==> run B <==
## conv_1d
module conv_1d #(
    parameter DATA_WIDTH  = 8,
    parameter KERNEL_SIZE = 16
) (
    input logic clk,
    input logic arst_n,
    input  logic [DATA_WIDTH-1:0] signal_data,
    input  logic                  signal_vld,
    input  logic                  signal_last,
    output logic                  signal_rdy,
    input  logic [KERNEL_SIZE*DATA_WIDTH-1:0] kernel,
    output logic [DATA_WIDTH*2+$clog2(KERNEL_SIZE)-1:0] result_data,
    output logic                    result_vld,
    output logic                    result_last,
    input  logic                    result_rdy
);
==> flow/config.mk <==
export PLATFORM = sky130hd
export DESIGN_NAME = conv_1d
export DESIGN_NICKNAME = conv_1d
export VERILOG_FILES = /design/flow/design.v
export SDC_FILE = /design/flow/constraint.sdc
export NUM_CORES = 4
export LEC_CHECK = 0
export CAP_MARGIN = 20
export CORE_MARGIN = 2
export CORE_UTILIZATION = 57
export SLEW_MARGIN = 20
export TNS_END_PERCENT = 5
==> flow/constraint.sdc <==
create_clock -name core_clock -period 4.83 [get_ports {clk}]
set_input_delay 0.9660 -clock core_clock [delete_from_list [all_inputs] [get_ports {clk}]]
set_output_delay 0.9660 -clock core_clock [all_outputs]
set_load 0.01 [all_outputs]
run.sh (not shown) runs the stock make flow with config.mk's settings and CLKGATE_MAP_FILE=.
==> run C: changes against run B <==
Settings changed: CORE_UTILIZATION 57 to 72, CTS_CLUSTER_SIZE from default to 15, PLACE_DENSITY from default to 0.95, SETUP_SLACK_MARGIN from default to 0.81, TNS_END_PERCENT 5 to default.
==> flow/constraint.sdc (replaced) <==
create_clock -name core_clock -period 5.47 [get_ports {clk}]
set_input_delay 1.0940 -clock core_clock [delete_from_list [all_inputs] [get_ports {clk}]]
set_output_delay 1.0940 -clock core_clock [all_outputs]
set_load 0.01 [all_outputs]
==> run R: changes against run B <==
Settings changed: CORE_UTILIZATION 57 to 58, CTS_CLUSTER_DIAMETER from default to 331, CTS_CLUSTER_SIZE from default to 22.
==> flow/constraint.sdc (replaced) <==
create_clock -name core_clock -period 3.25 [get_ports {clk}]
set_input_delay 0.6500 -clock core_clock [delete_from_list [all_inputs] [get_ports {clk}]]
set_output_delay 0.6500 -clock core_clock [all_outputs]
set_load 0.01 [all_outputs]
==> qor summary <==
|  | run B | run R | run C |
|---|---|---|---|
| DRC errors left | 0 | 0 | - |
| Final total negative setup slack | -3.25 ns | -131.61 ns | - |
| Max Clock Skew | 0.0317 ns | 0.0448 ns | - |
| Met3 Routed Length | 6670 um | 4540 um | - |
| Non-filler cells, final | 7,043 | 7,288 | - |
| Biggest cell delay along the critical path | 0.55 ns | 0.55 ns | - |
| Resized Gates After CTS | 19 | 355 | 329 |
| Layout sequential cell count | 410 | 410 | - |
| Number of max-cap violations | 0 | 0 | - |
| Antenna fix cells | 1 | 0 | - |
| Fin crit period | 5.31 ns | 5.23 ns | - |
| Worst setup slack after layout | -0.475 ns | -1.98 ns | - |
| Area of combinational cells with multiple inputs | 36,500 sq um | 38,200 sq um | - |
| Outcome | finished with violations | finished with violations | did not finish |
| Last stage reached | - | - | 5_1_grt |
| Reasons for failing layout checks | setup timing | setup timing | - |
| Highest routing layer actually used | met5 | met4 | - |
| Path length in cells of the critical path | 18 | 20 | - |
| Count of buffer and inverter cells on the critical path | 4 | 7 | - |
| Placed Area | 58,200 sq um | 60,700 sq um | 55,300 sq um |
| HPWL reported at the end of detailed placement | 103,000 um | 108,000 um | 109,000 um |
| Well tap count | 1,176 | 1,165 | - |
| Count of clock buffers in the final design | 67 | 23 | - |
| Remaining antenna violation count | 0 | 0 | - |
| Multi-input comb cells | 3,501 | 3,501 | - |
| Register share of the cell area | 0.171 | 0.163 | - |

---

==> job 7378: inputs <==
Starting RTL as in the previous note.
export LEC_CHECK = 0
export CAP_MARGIN = 10
export CORE_MARGIN = 2
export CORE_UTILIZATION = 69
export CTS_CLUSTER_DIAMETER = 262
export CTS_CLUSTER_SIZE = 23
export GPL_TIMING_DRIVEN = 0
export MAX_ROUTING_LAYER = met5
export PLACE_DENSITY_LB_ADDON = 0.12
export SETUP_SLACK_MARGIN = -0.16
export SLEW_MARGIN = 30
create_clock -name core_clock -period 3.36 [get_ports {clk}]
==> job 7284: changes against job 7378 <==
CAP_MARGIN = 20   (was 10)
CORE_ASPECT_RATIO = 0.71   (was unset)
CORE_UTILIZATION = 72   (was 69)
CTS_CLUSTER_DIAMETER = unset   (was 262)
CTS_CLUSTER_SIZE = unset   (was 23)
GPL_TIMING_DRIVEN = unset   (was 0)
MAX_ROUTING_LAYER = unset   (was met5)
PLACE_DENSITY_LB_ADDON = unset   (was 0.12)
SETUP_SLACK_MARGIN = 0.71   (was -0.16)
SLEW_MARGIN = 20   (was 30)
==> flow/constraint.sdc (replaced) <==
create_clock -name core_clock -period 5.26 [get_ports {clk}]
set_input_delay 1.0520 -clock core_clock [delete_from_list [all_inputs] [get_ports {clk}]]
set_output_delay 1.0520 -clock core_clock [all_outputs]
set_load 0.01 [all_outputs]
==> summary.txt <==
Final-report setup violation count - 5
Share of cell area taken by multi-input logic gates - 63.7%
Layout clock buffer count - 61
PnR worst setup slack - -203 ps
Run status - finished with violations
MI comb area - 37,400 sq um
Total number of cells along the worst setup path - 19
Antenna violations before repair - 9
End of the critical path - sum_buf[14]$_DFF_PN0_
Min Hold Slack - 349 ps
Worst slew margin relative to its limit - 39.8%
Layout checks that failed - negative setup slack
(the above is from job 7284)
==> summary.txt <==
Run status - finished with violations
Layout checks that failed - negative setup slack
PnR worst setup slack - -2360 ps
MI comb area - 40,800 sq um
Total number of cells along the worst setup path - 18
Layout clock buffer count - 21
Worst slew margin relative to its limit - 47.7%
Final-report setup violation count - 177
Min Hold Slack - 356 ps
(the above is from job 7378)

---

==> inputs of v39 <==
==> flow/design.v <==
module conv_1d #(
    parameter DATA_WIDTH  = 8,
    parameter KERNEL_SIZE = 16
) (
    input logic clk,
    input logic arst_n,
    input  logic [DATA_WIDTH-1:0] signal_data,
    input  logic                  signal_vld,
    input  logic                  signal_last,
    output logic                  signal_rdy,
    input  logic [KERNEL_SIZE*DATA_WIDTH-1:0] kernel,
    output logic [DATA_WIDTH*2+$clog2(KERNEL_SIZE)-1:0] result_data,
    output logic                    result_vld,
    output logic                    result_last,
    input  logic                    result_rdy
);
  localparam PRODUCT_WIDTH = (DATA_WIDTH * 2);
  localparam RESULT_WIDTH  = PRODUCT_WIDTH + $clog2(KERNEL_SIZE);
  logic [KERNEL_SIZE-1:0][DATA_WIDTH-1:0] signal_buf;
  logic shift_vld;
  logic shift_last;
  always_ff @(posedge clk or negedge arst_n) begin
    if (!arst_n) begin
      signal_buf <= '0;
      shift_vld <= 1'b0;
      shift_last <= 1'b0;
    end else begin 
      if (signal_vld) begin  
        signal_buf <= {signal_data, signal_buf[KERNEL_SIZE-1:1]}; 
      end
      shift_vld <= signal_vld;
      shift_last <= signal_vld & signal_last;
    end
  end
  logic [KERNEL_SIZE-1:0][PRODUCT_WIDTH-1:0] products;
  always_comb begin
    for (int i = 0; i < KERNEL_SIZE; i++) begin
      products[i] = kernel[i*DATA_WIDTH +: DATA_WIDTH] * signal_buf[i];
    end
  end
  logic [KERNEL_SIZE-1:0][PRODUCT_WIDTH-1:0] products_buf;
  logic products_vld;
  logic products_last;
  always_ff @(posedge clk or negedge arst_n) begin
    if (!arst_n) begin
      products_buf <= '0;
      products_vld <= 1'b0;
      products_last <= 1'b0;
    end else begin
      products_buf <= products;
      products_vld <= shift_vld;
      products_last <= shift_last;
    end
  end
  logic [RESULT_WIDTH-1:0] sum;
  always_comb begin
    sum = 0;
    for (int i = 0; i < KERNEL_SIZE; i++) begin
      sum += products_buf[i];
    end
  end
  logic [RESULT_WIDTH-1:0] sum_buf;
  logic sum_vld;
  logic sum_last;
  always_ff @(posedge clk or negedge arst_n) begin
    if (!arst_n) begin
      sum_buf <= '0;
      sum_vld <= 1'b0;
      sum_last <= 1'b0;
    end else begin
      sum_buf <= sum;
      sum_vld <= products_vld;
      sum_last <= products_last;
    end
  end
  assign result_data = sum_buf;
  assign result_vld  = sum_vld;
  assign result_last = sum_last;
  assign signal_rdy  = 1'b1;
endmodule
==> flow/run.sh <==
#!/bin/bash
# the make line also repeats each setting of config.mk as NAME=value (left out here)
make -C /OpenROAD-flow-scripts/flow DESIGN_CONFIG=/design/flow/config.mk WORK_HOME=/design/flow/orfs CLKGATE_MAP_FILE= finish
==> flow/config.mk <==
export PLATFORM = sky130hd
export DESIGN_NAME = conv_1d
export DESIGN_NICKNAME = conv_1d
export VERILOG_FILES = /design/flow/design.v
export SDC_FILE = /design/flow/constraint.sdc
export NUM_CORES = 4
export LEC_CHECK = 0
export CAP_MARGIN = 5
export CELL_PAD_IN_SITES_DETAIL_PLACEMENT = 0
export CELL_PAD_IN_SITES_GLOBAL_PLACEMENT = 2
export CORE_MARGIN = 2
export CORE_UTILIZATION = 28
export GPL_ROUTABILITY_DRIVEN = 0
export HOLD_SLACK_MARGIN = 0.27
export MIN_ROUTING_LAYER = met2
export PLACE_DENSITY_LB_ADDON = 0.03
export SLEW_MARGIN = 20
==> flow/constraint.sdc <==
create_clock -name core_clock -period 7.49 [get_ports {clk}]
set_input_delay 1.4980 -clock core_clock [delete_from_list [all_inputs] [get_ports {clk}]]
set_output_delay 1.4980 -clock core_clock [all_outputs]
set_load 0.01 [all_outputs]
==> v19 (differences from v39) <==
CAP_MARGIN = 20   (was 5)
CELL_PAD_IN_SITES_DETAIL_PLACEMENT = not set   (was 0)
CELL_PAD_IN_SITES_GLOBAL_PLACEMENT = not set   (was 2)
CORE_UTILIZATION = 70   (was 28)
GPL_ROUTABILITY_DRIVEN = not set   (was 0)
HOLD_SLACK_MARGIN = not set   (was 0.27)
MIN_ROUTING_LAYER = not set   (was met2)
PLACE_DENSITY_LB_ADDON = not set   (was 0.03)
==> flow/constraint.sdc (replaced) <==
create_clock -name core_clock -period 5.26 [get_ports {clk}]
set_input_delay 1.0520 -clock core_clock [delete_from_list [all_inputs] [get_ports {clk}]]
set_output_delay 1.0520 -clock core_clock [all_outputs]
set_load 0.01 [all_outputs]
==> v22 (differences from v39) <==
CAP_MARGIN = 20   (was 5)
CELL_PAD_IN_SITES_DETAIL_PLACEMENT = not set   (was 0)
CELL_PAD_IN_SITES_GLOBAL_PLACEMENT = not set   (was 2)
CORE_UTILIZATION = 56   (was 28)
GPL_ROUTABILITY_DRIVEN = not set   (was 0)
HOLD_SLACK_MARGIN = not set   (was 0.27)
MIN_ROUTING_LAYER = not set   (was met2)
PLACE_DENSITY_LB_ADDON = not set   (was 0.03)
SETUP_SLACK_MARGIN = 0.97   (was not set)
==> flow/constraint.sdc (replaced) <==
create_clock -name core_clock -period 4.05 [get_ports {clk}]
set_input_delay 0.8100 -clock core_clock [delete_from_list [all_inputs] [get_ports {clk}]]
set_output_delay 0.8100 -clock core_clock [all_outputs]
set_load 0.01 [all_outputs]
==> qor summary <==
quantity                                                                      v39                                      v22                         v19
Run status                                                         finished clean               complete, but fails checks  complete, but fails checks
Layout check failures                                                           -                             setup timing                setup timing
Clock buffer count from CTS                                                    66                                       53                          49
Setup TNS after final layout                                                 0 ps                                -17920 ps                   -340.4 ps
Final weighted congestion in routability-driven placement                       -                                   0.8654                      0.9193
Worst reg2reg setup slack                                                 1320 ps                                 -1210 ps                      -90 ps
Setup repair after global routing missed its margin                         false                                     true                        true
Area used by sequential logic in the layout                           10260 sq um                              10350 sq um                 10260 sq um
Clock network area share                                                   3.996%                                   2.788%                      2.823%
Combinational fraction of the cell area                                    62.67%                                   58.72%                      63.00%
Cells on Worst Hold Path                                                        0                                        -                           0
Number of rows in the core area                                               157                                      110                          99
Post-route standard cell area excluding fillers                       57930 sq um                              68760 sq um                 57880 sq um
Clock buffer count in the final layout                                         82                                       68                          54
Start point of the worst min-delay path                      shift_last$_DFF_PN0_                                        -        shift_last$_DFF_PN0_
Dpl hpwl                                                                 124.2 mm                                 109.3 mm                    97.25 mm
Hold crit path type                                        flip-flop to flip-flop  input pin to asynchronous set/reset pin      flip-flop to flip-flop
